== run 1 ==
// top
module top (
	input sysclk,     
	input rst,        
	input button_in,
	input [15:0] student_id,
	output[3:0] D5_out,	
	output[3:0] D4_out,	
	output[3:0] D3_out,	
	output[3:0] D2_out,	
	output[3:0] D1_out		
);
Size: roughly 3000 cells after synthesis, about 180 flip-flops, ~0.024 mm^2 of cells after synthesis.
clock: 21.2 ns
lec_check: 0
cap_margin: 20
core_margin: 2
core_utilization: 45
cts_cluster_size: 31
gpl_timing_driven: 0
max_routing_layer: met5
place_density_lb_addon: 0.0
setup_slack_margin: 5.0
slew_margin: 20
tns_end_percent: 30
run.sh (not shown) runs the stock make flow with config.mk's settings and CLKGATE_MAP_FILE=.
Run 1 completed; timing, DRC and antenna clean
For run 2, these inputs were changed with respect to run 1:
Settings: clearing SETUP_SLACK_MARGIN, which used to be 5.0; clearing MAX_ROUTING_LAYER, which used to be met5; clearing GPL_TIMING_DRIVEN, which used to be 0; clearing CTS_CLUSTER_SIZE, which used to be 31; putting HOLD_SLACK_MARGIN at -0.07 where nothing was set; swapping 45 for 71 in CORE_UTILIZATION; clearing PLACE_DENSITY_LB_ADDON, which used to be 0.0; clearing TNS_END_PERCENT, which used to be 30; swapping 21.2 for 12.7 in the clock period (ns, I/O delays scaled along).
Notes after the runs:
Routed wire length (run 2 / run 1): 1.08. Run 2 vs. run 1: final critical-path share of the clock period increased 28 points, non-clock buffer count increased 84%, post-cts resize count increased 43, cell area increased 7.1%, worst clock skew decreased 0.013 ns. From run 1 to run 2 the numbers moved as follows: number of global-route vias before repair now sits higher, number of cells on the critical path moved up. [run 2] flow finished | final checks: failed | reasons: negative setup slack. The slowest cell on the critical path comes out sky130_fd_sc_hd__or4_1 in one run and sky130_fd_sc_hd__or4_4 in the other, namely in run 1 and run 2 respectively.
Input-level comparison between run 3 and run 2:
Settings: clearing HOLD_SLACK_MARGIN, which used to be -0.07; putting SETUP_SLACK_MARGIN at -0.02 where nothing was set; swapping 12.7 for 13.2 in the clock period (ns, I/O delays scaled along).
Findings:
The net switching component of the power in run 3 was lower than what run 2 gave. Run 3 had finished all stages when the layout checks came back failing, citing negative setup slack. Run 3 vs. run 2: fraction of area in multi-input gates climbed 1.6 points, wire length the detailed router placed on met1 saw a decrease.
> inputs changed (run 3 -> run 4)
Settings: an added ABC_AREA of 1; an added CTS_CLUSTER_SIZE of 74; a deleted SETUP_SLACK_MARGIN that had been -0.02; a change of the clock period (ns, I/O delays scaled along) from 13.2 to 11.3.
==> comparison <==
Flow for run 4 halted at global routing, error code GRT-0116. Diff run 3 -> run 4 | die area | down slightly. Summary of run 4 over run 3: part of the Yosys area used for sequential elements stayed essentially flat, floorplan die height barely changed, post-CTS setup buffer count higher, post-synthesis xor/xnor area fraction now sits lower. The number of distinct library cells after synthesis of run 4 is lower than that of run 3. Run 4 vs. run 3: half-perimeter wire length after placement went up about 28%, post-synth design cell area has decreased. Run 4: post-synth net total higher than run 3. Of run 4 and run 3, the higher post-synth area from yosys stat belongs to run 3. Diff run 3..run 4 | site row count | unchanged.

* * *

## try-cedar
Starting RTL as in the previous note.
make LEC_CHECK=0 CAP_MARGIN=40 CELL_PAD_IN_SITES_GLOBAL_PLACEMENT=2 CORE_MARGIN=2 CORE_UTILIZATION=53 CTS_CLUSTER_DIAMETER=207 CTS_CLUSTER_SIZE=100 PLACE_DENSITY_LB_ADDON=0.05 SLEW_MARGIN=20 finish   # period 25.0 ns
What ended try-cedar was a tool error in 3_1_place_gp_skip_io; the run never finished.
Changes in try-harbor relative to try-cedar:
==> flow/config.mk <==
export PLATFORM = sky130hd
export DESIGN_NAME = top
export DESIGN_NICKNAME = top
export VERILOG_FILES = /design/flow/design.v
export SDC_FILE = /design/flow/constraint.sdc
export NUM_CORES = 4
export LEC_CHECK = 0
export CAP_MARGIN = 20
export CORE_MARGIN = 2
export CORE_UTILIZATION = 53
export CTS_CLUSTER_DIAMETER = 394
export CTS_CLUSTER_SIZE = 98
export SLEW_MARGIN = 20
==> results <==
try-harbor went all the way through the flow, and no timing, DRC or antenna check failed. Die outline area came out exactly the same in try-harbor and try-cedar. Number of different library cells in the post-synthesis netlist came out exactly the same in try-harbor and try-cedar. Reported for try-harbor and try-cedar, synthesized cell count turned out identical to the last digit. From try-cedar to try-harbor, yosys-reported design area after synthesis did not move at all.
Setup changes, try-harbor to try-sierra
--- a/flow/config.mk
+++ b/flow/config.mk
@@ -6,8 +6,11 @@
 export NUM_CORES = 4
 export LEC_CHECK = 0
-export CAP_MARGIN = 20
+export CAP_MARGIN = 0
+export CELL_PAD_IN_SITES_GLOBAL_PLACEMENT = 2
 export CORE_MARGIN = 2
-export CORE_UTILIZATION = 53
-export CTS_CLUSTER_DIAMETER = 394
-export CTS_CLUSTER_SIZE = 98
+export CORE_UTILIZATION = 40
+export CTS_CLUSTER_DIAMETER = 396
+export CTS_CLUSTER_SIZE = 100
+export PLACE_DENSITY_LB_ADDON = 0.05
+export SETUP_SLACK_MARGIN = -2.0
 export SLEW_MARGIN = 20
## What came out
As far as number of nets in the finished design is concerned, try-harbor and try-sierra perform about the same.
When try-sierra is set beside try-harbor, its routing usage on met2 turns out to be 9.7 points smaller.
The required time reported for the critical path endpoint on try-sierra is in line with that on try-harbor.
Compared with try-harbor, in try-sierra final cell count without fillers increased by about 5% relative to the old numbers; die height moved up.
Compared try-sierra vs try-harbor, and total power is down in try-sierra.
Total internal power went down by a few percent going from try-harbor to try-sierra.
A first element of the critical path of hs.curhash[13] is what try-sierra shows, while hs.curhash[14] belongs to try-harbor.
Stage delay of the slowest cell on the critical path essentially unchanged between try-sierra and try-harbor.
Worst slew margin relative to its limit: try-harbor and try-sierra compared, higher one is try-harbor
Here is what was changed in the inputs of try-fjord compared with try-sierra.
==> flow/config.mk <==
export PLATFORM = sky130hd
export DESIGN_NAME = top
export DESIGN_NICKNAME = top
export VERILOG_FILES = /design/flow/design.v
export SDC_FILE = /design/flow/constraint.sdc
export NUM_CORES = 4
export LEC_CHECK = 0
export CAP_MARGIN = 20
export CORE_MARGIN = 2
export CORE_UTILIZATION = 30
export CTS_CLUSTER_DIAMETER = 395
export CTS_CLUSTER_SIZE = 99
export SLEW_MARGIN = 20
Cell area ended up about 1.3% higher on try-fjord than on try-sierra.
Re total global routing track utilization: try-sierra was higher than try-fjord.
Compared with try-sierra, try-fjord shows a higher count of clock-buffer cells in the layout.
try-fjord ends up with higher clock network fraction of design power than try-sierra does.
In the metrics for try-fjord and try-sierra, the one carrying the lower routed wirelength normalized by instance count is try-fjord.
The final reports for try-fjord and try-sierra show core box area higher in the former.
--- input diff try-fjord..try-lagoon ---
--- a/flow/config.mk
+++ b/flow/config.mk
@@ -8,6 +8,6 @@
 export CAP_MARGIN = 20
 export CORE_MARGIN = 2
-export CORE_UTILIZATION = 30
-export CTS_CLUSTER_DIAMETER = 395
-export CTS_CLUSTER_SIZE = 99
+export CORE_UTILIZATION = 40
+export CTS_CLUSTER_DIAMETER = 352
+export PLACE_DENSITY_LB_ADDON = 0.17
 export SLEW_MARGIN = 20
Results
- Between try-fjord and try-lagoon, the leakage power of the design is lower for try-lagoon.
- try-lagoon completed every stage of the flow, and the final layout passed the timing, DRC and antenna checks.
- When the final numbers for try-fjord and try-lagoon were put side by side, the longest individual stage delay on the worst path turned out to be smaller in try-lagoon.
- Going from try-fjord to try-lagoon, final cell count without fillers decreased by about 7% relative to the old numbers, total die area decreased by 20000 um2 relative to the old numbers, hold slack decreased by 3.4 ps relative to the old numbers.
Power and IR drop assume default switching activity.
